==> inputs of run H <==
## cordic_rotation_top
module cordic_rotation_top#(parameter data_width=16,cordic_steps=16,angle_width=20)(
    input clk,
    input nreset,
    input enable,
    input signed [data_width-1:0] x_vec_in,
    input signed [data_width-1:0] y_vec_in,
    input [angle_width-1:0] target_angle,
    output wire signed  [data_width-1:0] x_vec_out,
    output wire signed  [data_width-1:0] y_vec_out,
    output reg done
    );
    wire signed [data_width-1:0] x [0:cordic_steps-1];
    wire signed [data_width-1:0] y [0:cordic_steps-1];
    wire signed [angle_width-1:0] angle_stages [0:cordic_steps-1];
    wire [1:cordic_steps] status;
	 reg signed [data_width-1+16:0] temp_x_vec_out,temp_y_vec_out;
	 wire done_last_stage;
	 reg signed [data_width-1:0] temp_x_vec_in,temp_y_vec_in;
	 reg [angle_width-1:0]temp_t_ang;
	 wire signed [angle_width-1:0] temp_target_angle [0:cordic_steps-1];
	 reg temp_enable;
	 always @(posedge clk) begin
		if(~nreset) begin
			temp_x_vec_in <= {data_width{1'b0}};
			temp_y_vec_in <= {data_width{1'b0}};
			temp_t_ang <= {angle_width{1'b0}};
			temp_enable <= 1'b0;
		end
		else begin
			if (enable) begin
				temp_enable <= 1'b1;				
				if ($signed(target_angle)>=$signed(20'h04000)) begin
				    if ($signed(target_angle)>=$signed(20'h08000)) begin
				        if ($signed(target_angle)>=$signed(20'h0C000)) begin
				            temp_x_vec_in <= x_vec_in;
                            temp_y_vec_in <= y_vec_in;
                            temp_t_ang <= $signed(target_angle) - $signed(20'h10000);
   				        end
				        else begin
				            temp_x_vec_in <= -x_vec_in;
                            temp_y_vec_in <= -y_vec_in;
                            temp_t_ang <= $signed(target_angle) - $signed(20'h08000);
				        end
				    end
				    else begin
                        temp_x_vec_in <= -x_vec_in;
                        temp_y_vec_in <= -y_vec_in;
                        temp_t_ang <= $signed(target_angle) - $signed(20'h08000);
  				    end
				end
                else if ($signed(target_angle)<=$signed(-20'h04000)) begin
  ...
==> flow/config.mk <==
export PLATFORM = sky130hd
export DESIGN_NAME = cordic_rotation_top
export DESIGN_NICKNAME = cordic_rotation_top
export VERILOG_FILES = /design/flow/design.v
export SDC_FILE = /design/flow/constraint.sdc
export NUM_CORES = 4
export LEC_CHECK = 0
export CAP_MARGIN = 20
export CORE_ASPECT_RATIO = 0.68
export CORE_MARGIN = 2
export CORE_UTILIZATION = 40
export GPL_TIMING_DRIVEN = 0
export MAX_ROUTING_LAYER = met4
export SLEW_MARGIN = 20
==> flow/constraint.sdc <==
create_clock -name core_clock -period 6.0 [get_ports {clk}]
set_input_delay 1.2000 -clock core_clock [delete_from_list [all_inputs] [get_ports {clk}]]
set_output_delay 1.2000 -clock core_clock [all_outputs]
set_load 0.01 [all_outputs]
run.sh (not shown) runs the stock make flow with config.mk's settings and CLKGATE_MAP_FILE=.
==> run C: changes against run H <==
--- a/flow/config.mk
+++ b/flow/config.mk
@@ -7,8 +7,14 @@
 export LEC_CHECK = 0
-export CAP_MARGIN = 20
+export CAP_MARGIN = 30
+export CELL_PAD_IN_SITES_GLOBAL_PLACEMENT = 2
 export CORE_ASPECT_RATIO = 0.68
-export CORE_MARGIN = 2
-export CORE_UTILIZATION = 40
+export CORE_MARGIN = 8
+export CORE_UTILIZATION = 23
+export CTS_CLUSTER_SIZE = 100
+export GPL_ROUTABILITY_DRIVEN = 0
 export GPL_TIMING_DRIVEN = 0
-export MAX_ROUTING_LAYER = met4
+export MAX_ROUTING_LAYER = met5
+export MIN_ROUTING_LAYER = met2
+export PLACE_DENSITY_LB_ADDON = 0.27
+export SETUP_SLACK_MARGIN = 0.7
 export SLEW_MARGIN = 20
==> run X: changes against run H <==
--- a/flow/config.mk
+++ b/flow/config.mk
@@ -7,8 +7,10 @@
 export LEC_CHECK = 0
+export ABC_AREA = 1
 export CAP_MARGIN = 20
-export CORE_ASPECT_RATIO = 0.68
 export CORE_MARGIN = 2
-export CORE_UTILIZATION = 40
-export GPL_TIMING_DRIVEN = 0
-export MAX_ROUTING_LAYER = met4
+export CORE_UTILIZATION = 72
+export CTS_CLUSTER_DIAMETER = 204
+export CTS_CLUSTER_SIZE = 36
+export PLACE_DENSITY = 0.82
+export SETUP_SLACK_MARGIN = -0.16
 export SLEW_MARGIN = 20
==> flow/constraint.sdc (replaced) <==
create_clock -name core_clock -period 2.98 [get_ports {clk}]
set_input_delay 0.5960 -clock core_clock [delete_from_list [all_inputs] [get_ports {clk}]]
set_output_delay 0.5960 -clock core_clock [all_outputs]
set_load 0.01 [all_outputs]
==> comparison <==
- Run C passed the timing, DRC and antenna checks. Run H completed with no timing, DRC or antenna violations. Run X failed in clock tree synthesis (4_1_cts) with DPL-0033.
- Worst hold slack: run H is worse than run C (0.016 ns).
- Between run C and run H, the lower routed wire length is in run H (gap about 27%, measured against run H).
- In run C the global-route usage is higher than in run H, by 0.14 points.
- Design area: run H is smaller than run C (11%).
- Against run C, the core utilization of run H is higher by 16 points.
- Between run H and run C, the lower combinational power is in run H (gap 16%, measured against run C).
- In sequential cell count, run H and run C do not differ.
- Between run H and run C, the lower via count is in run H (gap 30%, measured against run C).
==> figures <==
| item | run H | run C | run X |
|---|---|---|---|
| Status | complete, no violations | complete, no violations | did not finish |
| Last stage reached | - | - | clock tree synthesis (4_1_cts) |
| Proportion of cell area occupied by registers | 30.6% | 27.2% | - |
| Transition at the pin with the smallest max-transition slack | 1.11 ns | 1.26 ns | - |
| Clock slew at the register clock pins of the worst setup and hold paths | 0.07 ns | 0.06 ns | - |
| Number of fillers in the final layout | 17400 | 33500 | - |
| Placed cells | 10600 | 12500 | 13400 |
| Maximum fanout along the worst path | 25 | 7 | - |
| Post-synthesis chip area from yosys | 73800 um^2 | 73800 um^2 | 76500 um^2 |
| GR Util met2 | 26.1% | 17.8% | - |
| Worst Setup Path Type | flip-flop to flip-flop | flip-flop to flip-flop | - |
| Post-route total power | 16.7 mW | 19.1 mW | - |
| Met2 routed WL | 70.2 mm | 101 mm | - |
| Cell area after synthesis | 73800 um^2 | 73800 um^2 | 76500 um^2 |
| Clock power share | 44.4% | 50.0% | - |
| Clk Latency, worst-skew pair | 0.77 ns | 0.87 ns | - |
| Hold Vio Cnt, Final | 0 | 0 | - |
| Fraction of standard cell area in multi-input logic | 55.1% | 52.2% | - |
| Global-route layer with the greatest usage | met1 | met3 | - |
No activity file was given, so power comes from the tool's default toggle rates.
